==> flow/design.v (excerpt) <==
module DotProduct(  
  input         clock,  
  input  [7:0]  io_a_0,
  input  [7:0]  io_a_1,
  input  [7:0]  io_a_2,
  input  [7:0]  io_a_3,
  input  [7:0]  io_a_4,
  input  [7:0]  io_a_5,
  input  [7:0]  io_a_6,
  input  [7:0]  io_a_7,
  input  [7:0]  io_a_8,
  input  [7:0]  io_a_9,
  input  [7:0]  io_a_10,
  input  [7:0]  io_a_11,
  input  [7:0]  io_a_12,
  input  [7:0]  io_a_13,
  input  [7:0]  io_a_14,
  input  [7:0]  io_a_15,
  input  [7:0]  io_b_0,  
  input  [7:0]  io_b_1,  
  input  [7:0]  io_b_2,  
  input  [7:0]  io_b_3,  
  input  [7:0]  io_b_4,  
  input  [7:0]  io_b_5,  
  input  [7:0]  io_b_6,  
  input  [7:0]  io_b_7,  
  input  [7:0]  io_b_8,  
  input  [7:0]  io_b_9,  
  input  [7:0]  io_b_10,  
  input  [7:0]  io_b_11,  
  input  [7:0]  io_b_12,  
  input  [7:0]  io_b_13,  
  input  [7:0]  io_b_14,  
  input  [7:0]  io_b_15,  
  output [20:0] io_y  
);
  wire  m_0_clock;  
  wire [7:0] m_0_io_a;  
  wire [7:0] m_0_io_b;  
  wire [15:0] m_0_io_c;  
  wire [16:0] m_0_io_y;  
  wire  m_1_clock;  
  wire [7:0] m_1_io_a;  
  wire [7:0] m_1_io_b;  
  wire [15:0] m_1_io_c;  
  wire [16:0] m_1_io_y;  
  wire  m_2_clock;  
  wire [7:0] m_2_io_a;  
  ...
Size in the first run: about 9700 cells after synthesis, ~760 flip-flops, roughly 73000 sq um of cells after synthesis.
Settings: LEC_CHECK=0, ABC_AREA=1, CAP_MARGIN=20, CELL_PAD_IN_SITES_GLOBAL_PLACEMENT=3, CORE_MARGIN=3, CORE_UTILIZATION=40, CTS_CLUSTER_DIAMETER=54, MIN_ROUTING_LAYER=met2, PLACE_DENSITY_LB_ADDON=0.04, SLEW_MARGIN=0; clock period 4.94 ns.
run.sh (not shown) runs the stock make flow with config.mk's settings and CLKGATE_MAP_FILE=.
Next try:
ABC_AREA = unset   (was 1)
CELL_PAD_IN_SITES_GLOBAL_PLACEMENT = unset   (was 3)
CORE_MARGIN = 2   (was 3)
CTS_CLUSTER_DIAMETER = unset   (was 54)
MIN_ROUTING_LAYER = unset   (was met2)
PLACE_DENSITY_LB_ADDON = unset   (was 0.04)
SETUP_SLACK_MARGIN = -0.27   (was unset)
SLEW_MARGIN = 20   (was 0)
clock period = 4.77 ns   (was 4.94 ns; I/O delays follow)
The new run completed, yet does not pass: negative setup slack; hold slack improves by 0.019 ns; clock skew grows by 0.016 ns; count of clock-buffer cells in the layout grows by 12; total power shrinks by 8.0%; final area shrinks by 8.5%; global-route usage shrinks by 13 points; combinational power shrinks by 8.6%.
Next try:
CORE_UTILIZATION = 72   (was 40)
CTS_CLUSTER_DIAMETER = 400   (was unset)
SETUP_SLACK_MARGIN = unset   (was -0.27)
clock period = 3.86 ns   (was 4.77 ns; I/O delays follow)
=> The changed run produced a layout that fails on negative setup slack. Critical path depth came out higher by 8. Core utilization came out higher by 47 points. Final cell count came out lower by 2.5%. Design area came out higher by 12%. Flip-flop count does not change. Synthesized cell count does not change. Worst setup slack gets worse by 0.32 ns. Clock skew stays flat. Clock power came out higher by about 18%. Non-clock buffer count came out higher by 773.

---

Starting RTL as in the previous note.
clock: 2.47 ns
lec_check: 0
abc_area: 1
cap_margin: 15
core_margin: 2
core_utilization: 72
cts_cluster_diameter: 397
cts_cluster_size: 100
setup_slack_margin: 0.49
slew_margin: 20
tns_end_percent: 5
The first run never finished: it broke off in global routing on GRT-0232.
Edit:
Settings changed: ABC_AREA 1 to default, CAP_MARGIN 15 to 30, CTS_CLUSTER_DIAMETER 397 to default, CTS_CLUSTER_SIZE 100 to default, MAX_ROUTING_LAYER from default to met4, SETUP_SLACK_MARGIN 0.49 to default, TNS_END_PERCENT 5 to default.
Clock period 2.47 ns to 3.79 ns, I/O delays scaled along.
Effect: The changed run completed, yet does not pass: negative setup slack; synthesized cell count drops by 29%; die size drops by 9.1%; area after synthesis drops by 9.2%.
Edit:
Settings changed: CTS_CLUSTER_DIAMETER from default to 379.
Result: The new run ran to the end with violations: negative setup slack; wire length does not change; count of clock-buffer cells in the layout is unchanged; die area stays the same; design area stays the same; synthesized cell count is unchanged; cell count is unchanged.

---

Starting RTL as in the previous note.
Design DotProduct, start of the top module:
module DotProduct(  
  input         clock,  
  input  [7:0]  io_a_0,
  input  [7:0]  io_a_1,
  input  [7:0]  io_a_2,
  input  [7:0]  io_a_3,
  input  [7:0]  io_a_4,
  input  [7:0]  io_a_5,
  input  [7:0]  io_a_6,
  input  [7:0]  io_a_7,
  input  [7:0]  io_a_8,
  input  [7:0]  io_a_9,
  input  [7:0]  io_a_10,
  input  [7:0]  io_a_11,
  input  [7:0]  io_a_12,
  input  [7:0]  io_a_13,
  input  [7:0]  io_a_14,
  input  [7:0]  io_a_15,
  input  [7:0]  io_b_0,  
  input  [7:0]  io_b_1,  
  input  [7:0]  io_b_2,  
  input  [7:0]  io_b_3,  
  input  [7:0]  io_b_4,  
  input  [7:0]  io_b_5,  
  input  [7:0]  io_b_6,  
  input  [7:0]  io_b_7,  
  input  [7:0]  io_b_8,  
  input  [7:0]  io_b_9,  
  input  [7:0]  io_b_10,  
  input  [7:0]  io_b_11,  
  input  [7:0]  io_b_12,  
  input  [7:0]  io_b_13,  
  input  [7:0]  io_b_14,  
  input  [7:0]  io_b_15,  
  output [20:0] io_y  
);
Settings: LEC_CHECK=0, ABC_AREA=1, CAP_MARGIN=30, CORE_ASPECT_RATIO=1.05, CORE_MARGIN=7, CORE_UTILIZATION=46, CTS_CLUSTER_SIZE=16, GPL_TIMING_DRIVEN=0, MAX_ROUTING_LAYER=met4, MIN_ROUTING_LAYER=met1, SLEW_MARGIN=40, TNS_END_PERCENT=95; clock period 5.0 ns.
The baseline finished with timing, DRC and antenna clean.
==> next run, changes <==
Settings changed: ABC_AREA 1 to 0, CORE_MARGIN 7 to 5, CORE_UTILIZATION 46 to 60, MIN_ROUTING_LAYER met1 to met2, PLACE_DENSITY set to 0.76, TNS_END_PERCENT 95 to 40.
Count of clock-buffer cells in the layout goes down by 18; non-clock buffer count goes down by 235; cell area goes down by roughly a tenth; total power goes down by a few percent; worst setup slack is worse by 0.38 ns; wire length goes down by about a fifth; synthesized cell count goes down by a quarter to a third; via count goes up by roughly a tenth; clock power goes down slightly; first-iteration DRC count goes up to 3.4 times its value.
==> next run, changes <==
Settings changed: ABC_AREA 0 to unset, CAP_MARGIN 30 to 20, CORE_ASPECT_RATIO 1.05 to unset, CORE_MARGIN 5 to 2, CORE_UTILIZATION 60 to 40, CTS_CLUSTER_SIZE 16 to unset, GPL_TIMING_DRIVEN 0 to unset, MAX_ROUTING_LAYER met4 to unset, PLACE_DENSITY 0.76 to unset, TNS_END_PERCENT 40 to unset.
The changed run completed without violations.
Non-clock buffer count falls by 1.
Utilization went down by 22 points.
Register-to-register slack gets better by 0.03 ns.
Sequential cell count stays the same.
Die size rose by 44%.
Worst setup slack is worse by 0.013 ns.
Global-route usage falls by 11 points.
Clock-buffer cell count went up by 15.
Clock skew goes up by 0.018 ns.
First-iteration DRC count is lower by 32%.
==> next run, changes <==
Settings changed: ABC_AREA set to 1, CORE_UTILIZATION 40 to 65, MIN_ROUTING_LAYER met2 to unset, SLEW_MARGIN 40 to 20.
Clock period 5.0 ns to 1.34 ns, I/O delays scaled along.
After rerunning: This time the run finished with setup timing left. Clock skew went down by 0.0065 ns. Sequential power grows to 3.7 times its value. Wire length went up by 90%.
Power is estimated from default activity; no workload was simulated.
